==> v22: inputs <==
Design datapath, start of the top module:
module datapath(output [6:0] display, days, output [3:0] segment, output am, pm, dblink, Sound, Vcc_out, input Next, Up, SetTime, SetAlarm, Snooze, Stop, Mute, Clr, Clk_sys);
	supply1 Vcc;
	supply0 Gnd;
	assign Vcc_out = Vcc;
	wire Clk, tick;
	assign Clk = Clk_sys;
	frequency_converter conv (tick, Clk_sys, Clr);
	wire [6:0] hours1, hours0, mins1, mins0;
	wire LD_DAY_TIME, LD_O_F, SS0, INCR, UPC, Clear, SS1, Load, Clear_St, Load_SS;
	wire Count, SetDay, AlarmSet;
	control_unit_1 cu1(LD_DAY_TIME, LD_O_F, SS0, INCR, UPC, Clear, SS1, Load, Clear_St, Load_SS, Next, SetTime, Up, SetAlarm, Count, SetDay, AlarmSet, Clk, Clr, tick);
	wire EN_SNZ, EN_STOP;
	wire C0, CS0, AA;
	control_unit_2 cu2(EN_SNZ, EN_STOP, Sound, C0, CS0, AA, Snooze, Stop, Mute, Clk, Clr, tick);
	wire [1:0] CW1, CW, S;
	wire LD_R, LD_CT, LD_TIME, TOF, ID, IH, IM;
	circuit cir (CW1, CW, S, AlarmSet, SetDay, CS0, C0, LD_R, LD_CT, LD_TIME, Count, TOF, ID, IH, IM, Load, Clear, UPC, SS0, SS1, Load_SS, INCR, EN_SNZ, EN_STOP, Clk, tick, Clr);
	wire [12:0] Q_r0, Q_r1, Q_r2, Q_r3, Q_r4, Q_r5, Q_r6;
	wire [15:0] STO;
	registers_module reg_module (Q_r6, Q_r5, Q_r4, Q_r3, Q_r2, Q_r1, Q_r0, STO[14:12], {STO[15], STO[11:0]}, Clear, Clk, LD_R, tick, Clr);	
	wire [14:0] CTO;
	comparators_module comp_module (AA, CTO[14:12], {1'b1,CTO[11:0]} , Q_r6, Q_r5, Q_r4, Q_r3, Q_r2, Q_r1, Q_r0);
	current_time_module ct_module (CTO, STO[14:0], LD_CT, Clear, Clk, Vcc, tick, Clr);	
	supply1 EN_ST;
  ...
Settings: LEC_CHECK=0, CAP_MARGIN=0, CORE_MARGIN=2, CORE_UTILIZATION=72, CTS_CLUSTER_DIAMETER=39, CTS_CLUSTER_SIZE=37, PLACE_DENSITY=0.64, SETUP_SLACK_MARGIN=1.26, SLEW_MARGIN=20; clock period 10.7 ns.
run.sh (not shown) runs the stock make flow with config.mk's settings and CLKGATE_MAP_FILE=.
==> v34 (differences from v22) <==
CAP_MARGIN = 20   (was 0)
CORE_UTILIZATION = 64   (was 72)
CTS_CLUSTER_DIAMETER = unset   (was 39)
CTS_CLUSTER_SIZE = unset   (was 37)
PLACE_DENSITY = unset   (was 0.64)
SETUP_SLACK_MARGIN = unset   (was 1.26)
==> flow/constraint.sdc (replaced) <==
create_clock -name core_clock -period 13.5 [get_ports {Clk_sys}]
set_input_delay 2.7000 -clock core_clock [delete_from_list [all_inputs] [get_ports {Clk_sys}]]
set_output_delay 2.7000 -clock core_clock [all_outputs]
set_load 0.01 [all_outputs]
==> v14 (differences from v22) <==
CAP_MARGIN = 40   (was 0)
CTS_CLUSTER_DIAMETER = unset   (was 39)
CTS_CLUSTER_SIZE = 19   (was 37)
PLACE_DENSITY = unset   (was 0.64)
PLACE_DENSITY_LB_ADDON = 0.28   (was unset)
SETUP_SLACK_MARGIN = 0.55   (was 1.26)
==> flow/constraint.sdc (replaced) <==
create_clock -name core_clock -period 4.68 [get_ports {Clk_sys}]
set_input_delay 0.9360 -clock core_clock [delete_from_list [all_inputs] [get_ports {Clk_sys}]]
set_output_delay 0.9360 -clock core_clock [all_outputs]
set_load 0.01 [all_outputs]
==> v1 (differences from v22) <==
CAP_MARGIN = 5   (was 0)
CORE_UTILIZATION = 40   (was 72)
CTS_CLUSTER_DIAMETER = unset   (was 39)
CTS_CLUSTER_SIZE = unset   (was 37)
HOLD_SLACK_MARGIN = 0.24   (was unset)
PLACE_DENSITY = unset   (was 0.64)
SETUP_SLACK_MARGIN = unset   (was 1.26)
==> flow/constraint.sdc (replaced) <==
create_clock -name core_clock -period 20.0 [get_ports {Clk_sys}]
set_input_delay 4.0000 -clock core_clock [delete_from_list [all_inputs] [get_ports {Clk_sys}]]
set_output_delay 4.0000 -clock core_clock [all_outputs]
set_load 0.01 [all_outputs]
==> summary of the runs <==
First-iteration DRC count: v22 is lower than v1 (2.4%).
Design area: v1 is smaller than v14 (0.95%).
Combinational power, highest first: v14, v22, v34, v1.
In v14 the via count is larger than in v22, by 2.7%.
Cell count, highest first: v1, v14, v22, v34.
Clock skew, highest first: v34, v22, v1, v14.
Against v1, the core utilization of v34 is higher by 26 points.
In v14 the global-route usage is higher than in v1, by 17 points.
The lowest non-clock buffer count belongs to v22, the highest to v14.
==> figures <==
Portion of total power attributed to the clock network: v22 0.333; v34 0.283; v14 0.266; v1 0.275
Net switching share of the total power: v22 0.389; v34 0.393; v14 0.407; v1 0.401
Peak per-stage delay on the critical path: v22 0.97 ns; v34 0.96 ns; v14 0.49 ns; v1 0.50 ns
Sum of routed wire segments on met1: v22 15.1 mm; v34 15.9 mm; v14 14.6 mm; v1 17.7 mm
Cell area after placement: v22 0.0144 sq mm; v34 0.0144 sq mm; v14 0.0147 sq mm; v1 0.0147 sq mm
Slack of the worst reg-to-reg path: v22 7.21 ns; v34 9.74 ns; v14 1.33 ns; v1 16.60 ns
Post-detailed-routing wire length: v22 37.2 mm; v34 36.0 mm; v14 38.6 mm; v1 37.7 mm
Wire length of the first global-routing pass: v22 59.6 mm; v34 59.2 mm; v14 61.3 mm; v1 60.5 mm
Die Width: v22 144 microns; v34 153 microns; v14 144 microns; v1 192 microns
Combinational share of cell area: v22 0.510; v34 0.520; v14 0.516; v1 0.513
Clock latency on the worst-skew pair: v22 0.53 ns; v34 0.54 ns; v14 0.53 ns; v1 0.54 ns
Buffering stage count on the worst path with inverters included: v22 1; v34 1; v14 1; v1 2
Terminus of the critical flop-to-flop path: v22 reg_module.r5.Q[9]; v34 reg_module.r2.Q[0]; v14 reg_module.r0.Q[3]; v1 set_time.min_2.COUNT[0]
Number of levels the H-tree was split into: v22 2; v34 1; v14 1; v1 1
Unrepaired setup endpoints after global routing: v22 no; v34 no; v14 yes; v1 no
Transition time of the tightest slew-check pin: v22 1.25 ns; v34 1.22 ns; v14 0.911 ns; v1 1.11 ns
Status: v22 timing/DRC/antenna clean; v34 timing/DRC/antenna clean; v14 timing/DRC/antenna clean; v1 timing/DRC/antenna clean
Number of buffers inserted to repair setup after CTS: v22 0; v34 0; v14 2; v1 0
Clock distribution area overhead in the final layout: v22 0.0766; v34 0.0571; v14 0.0541; v1 0.0536
Fillers: v22 1239; v34 1676; v14 1193; v1 3293

* * *

==> run a <==
Starting RTL as in the previous note.
clock: 4.69 ns
lec_check: 0
cap_margin: 0
core_aspect_ratio: 0.87
core_margin: 2
core_utilization: 72
cts_cluster_diameter: 28
cts_cluster_size: 32
hold_slack_margin: 0.29
place_density_lb_addon: 0.01
setup_slack_margin: 1.38
slew_margin: 10
tns_end_percent: 5
==> run b (differences from run a) <==
Settings changed: CAP_MARGIN 0 to 20, CORE_ASPECT_RATIO 0.87 to not set, CORE_UTILIZATION 72 to 58, CTS_CLUSTER_DIAMETER 28 to not set, CTS_CLUSTER_SIZE 32 to not set, HOLD_SLACK_MARGIN 0.29 to not set, PLACE_DENSITY_LB_ADDON 0.01 to not set, SETUP_SLACK_MARGIN 1.38 to not set, SLEW_MARGIN 10 to 20, TNS_END_PERCENT 5 to not set.
==> flow/constraint.sdc (replaced) <==
create_clock -name core_clock -period 8.42 [get_ports {Clk_sys}]
set_input_delay 1.6840 -clock core_clock [delete_from_list [all_inputs] [get_ports {Clk_sys}]]
set_output_delay 1.6840 -clock core_clock [all_outputs]
set_load 0.01 [all_outputs]
==> results <==
- Run b finished with timing, DRC and antenna clean. Run a finished clean.
- Of run b and run a, run b has the higher setup slack (gap 1.6 ns).
- Synthesized area is the same in run b and run a.
- Between run b and run a, the lower routed wire length is in run b (gap about 6%, measured against run a).
- Between run a and run b, the lower critical path depth is in run a (gap 4).
- Sequential cell count is the same in run a and run b.
- Of run a and run b, run a has the higher utilization (gap 21 points).
- Sequential share of layout area: run b is higher than run a (1.8 points).
- First-iteration DRC count: run b is smaller than run a (about 28%).
==> figures <==
|  | run a | run b |
|---|---|---|
| Critical R2R Launch | conv.state[21] | cu1.flipflopB.Q |
| Unrepaired setup endpoints after global routing | true | false |
| Area of the multi-input gates | 8115 sq um | 7983 sq um |
| Portion of total power attributed to sequential cells | 31.7% | 35.6% |
| Core ar. | 19110 sq um | 24110 sq um |
| Count of filler cells inserted in the layout | 1096 | 2078 |
| Non-clock buffer contribution to total cell area | 4.204% | 3.004% |
| Count of nets after finishing | 1580 | 1536 |
| Layout clock area frac | 8.940% | 5.659% |
| Status | complete, no violations | complete, no violations |
| Proportion of cell area occupied by multi-input gates | 49.94% | 51.80% |
| Proportion of power drawn by combinational gates | 32.5% | 36.4% |
| Routed WL per cell | 21.55 um | 20.06 um |
| Sequential share of cell area | 34.08% | 35.91% |
| Die height | 134.7 um | 160.1 um |
| Crit. path cell count | 10 | 14 |
| Register-to-register setup slack | 1.31 ns | 4.97 ns |
| Tap cells | 245 | 324 |

* * *

==> 07-11 <==
Starting RTL as in the previous note.
==> flow/config.mk <==
export PLATFORM = sky130hd
export DESIGN_NAME = datapath
export DESIGN_NICKNAME = datapath
export VERILOG_FILES = /design/flow/design.v
export SDC_FILE = /design/flow/constraint.sdc
export NUM_CORES = 4
export LEC_CHECK = 0
export ABC_AREA = 1
export CAP_MARGIN = 40
export CORE_MARGIN = 2
export CORE_UTILIZATION = 71
export CTS_CLUSTER_SIZE = 13
export HOLD_SLACK_MARGIN = 0.28
export PLACE_DENSITY = 0.47
export SETUP_SLACK_MARGIN = -0.26
export SLEW_MARGIN = 20
==> flow/constraint.sdc <==
create_clock -name core_clock -period 5.69 [get_ports {Clk_sys}]
set_input_delay 1.1380 -clock core_clock [delete_from_list [all_inputs] [get_ports {Clk_sys}]]
set_output_delay 1.1380 -clock core_clock [all_outputs]
set_load 0.01 [all_outputs]
==> 03-22 (differences from 07-11) <==
Settings changed: ABC_AREA 1 to default, CAP_MARGIN 40 to 20, CELL_PAD_IN_SITES_GLOBAL_PLACEMENT from default to 1, CORE_UTILIZATION 71 to 40, CTS_CLUSTER_SIZE 13 to 70, GPL_ROUTABILITY_DRIVEN from default to 0, HOLD_SLACK_MARGIN 0.28 to default, PLACE_DENSITY 0.47 to default, SETUP_SLACK_MARGIN -0.26 to default.
==> flow/constraint.sdc (replaced) <==
create_clock -name core_clock -period 20.0 [get_ports {Clk_sys}]
set_input_delay 4.0000 -clock core_clock [delete_from_list [all_inputs] [get_ports {Clk_sys}]]
set_output_delay 4.0000 -clock core_clock [all_outputs]
set_load 0.01 [all_outputs]
==> 05-28 (differences from 07-11) <==
Settings changed: ABC_AREA 1 to default, CAP_MARGIN 40 to 20, CORE_UTILIZATION 71 to 66, CTS_CLUSTER_SIZE 13 to default, HOLD_SLACK_MARGIN 0.28 to default, PLACE_DENSITY 0.47 to default, SETUP_SLACK_MARGIN -0.26 to default.
==> flow/constraint.sdc (replaced) <==
create_clock -name core_clock -period 13.4 [get_ports {Clk_sys}]
set_input_delay 2.6800 -clock core_clock [delete_from_list [all_inputs] [get_ports {Clk_sys}]]
set_output_delay 2.6800 -clock core_clock [all_outputs]
set_load 0.01 [all_outputs]
==> 09-25 (differences from 07-11) <==
Settings changed: CORE_UTILIZATION 71 to 68, CTS_CLUSTER_SIZE 13 to 72, HOLD_SLACK_MARGIN 0.28 to default, MAX_ROUTING_LAYER from default to met4, PLACE_DENSITY 0.47 to 0.62, SETUP_SLACK_MARGIN -0.26 to default, TNS_END_PERCENT from default to 5.
==> flow/constraint.sdc (replaced) <==
create_clock -name core_clock -period 8.24 [get_ports {Clk_sys}]
set_input_delay 1.6480 -clock core_clock [delete_from_list [all_inputs] [get_ports {Clk_sys}]]
set_output_delay 1.6480 -clock core_clock [all_outputs]
set_load 0.01 [all_outputs]
==> impl_metrics.json <==
{
  "synth_cells": 2003,
  "dr_wl_met2_mm": 18.97,
  "synth.most_common_cell": "nand2_1",
  "top_power_group": "combinational logic",
  "worst_slack_ps": 1035,
  "synth_chip_area_mm2": 0.01445,
  "first_pass_iters": 6,
  "status": "complete, no violations",
  "grt.total_usage": 0.3881,
  "aoi_share": 0.1771,
  "die-area_mm2": 0.02151,
  "top_cells_by_count": "nand2_1, dfrtp_1, inv_1, nand3_1, o21ai_0",
  "finalNetCount": 2047,
  "logic_area_mm2": 0.007570,
  "worstReg2RegStart": "set_time.days.COUNT[1]$_DFFE_PN0P_"
}
[end of results for 07-11]
==> impl_metrics.json <==
{
  "die_h_um": 149.8,
  "synth_chip_area_mm2": 0.01445,
  "utilization": 0.7507,
  "worstReg2RegStart": "set_time.days.COUNT[1]$_DFFE_PN0P_",
  "die-area_mm2": 0.02243,
  "synth.most_common_cell": "nand2_1",
  "min_from": "conv.state[0]$_DFF_PN0_",
  "finalNetCount": 2049,
  "status": "complete, no violations",
  "aoi_share": 0.1771,
  "wl_per_cell_um": 17.93,
  "worst_slack_ps": 3057,
  "logic_area_mm2": 0.007570,
  "top_cells_by_count": "nand2_1, dfrtp_1, inv_1, nand3_1, o21ai_0",
  "die_w_um": 149.8,
  "top_power_group": "combinational logic"
}
[end of results for 09-25]
==> impl_metrics.json <==
{
  "status": "complete, no violations",
  "first_pass_iters": 7,
  "synth_cells": 1531,
  "finalNetCount": 1540,
  "logic_area_mm2": 0.007981,
  "worstReg2RegStart": "conv.state[21]$_DFF_PN0_",
  "synth_chip_area_mm2": 0.01413,
  "top_cells_by_count": "dfrtp_1, nor2_1, mux2i_1, nand2_1, clkbuf_1",
  "grt.total_usage": 0.2258,
  "top_power_group": "registers",
  "synth.most_common_cell": "dfrtp_1"
}
[end of results for 03-22]
==> impl_metrics.json <==
{
  "status": "complete, no violations",
  "aoi_share": 0.1222,
  "synth_chip_area_mm2": 0.01413,
  "finalNetCount": 1531,
  "top_power_group": "combinational logic",
  "dr_wl_met2_mm": 17.41,
  "die-area_mm2": 0.02259,
  "clock_area_frac": 0.05732,
  "synth_cells": 1531,
  "worstReg2RegStart": "conv.state[21]$_DFF_PN0_",
  "logic_area_mm2": 0.007975,
  "first_pass_iters": 8,
  "p_sw_mw": 1.020,
  "worst_slack_ps": 6120,
  "dpl_cell_area_mm2": 0.01443,
  "grt.total_usage": 0.3332
}
[end of results for 05-28]
Power and IR drop assume default switching activity.
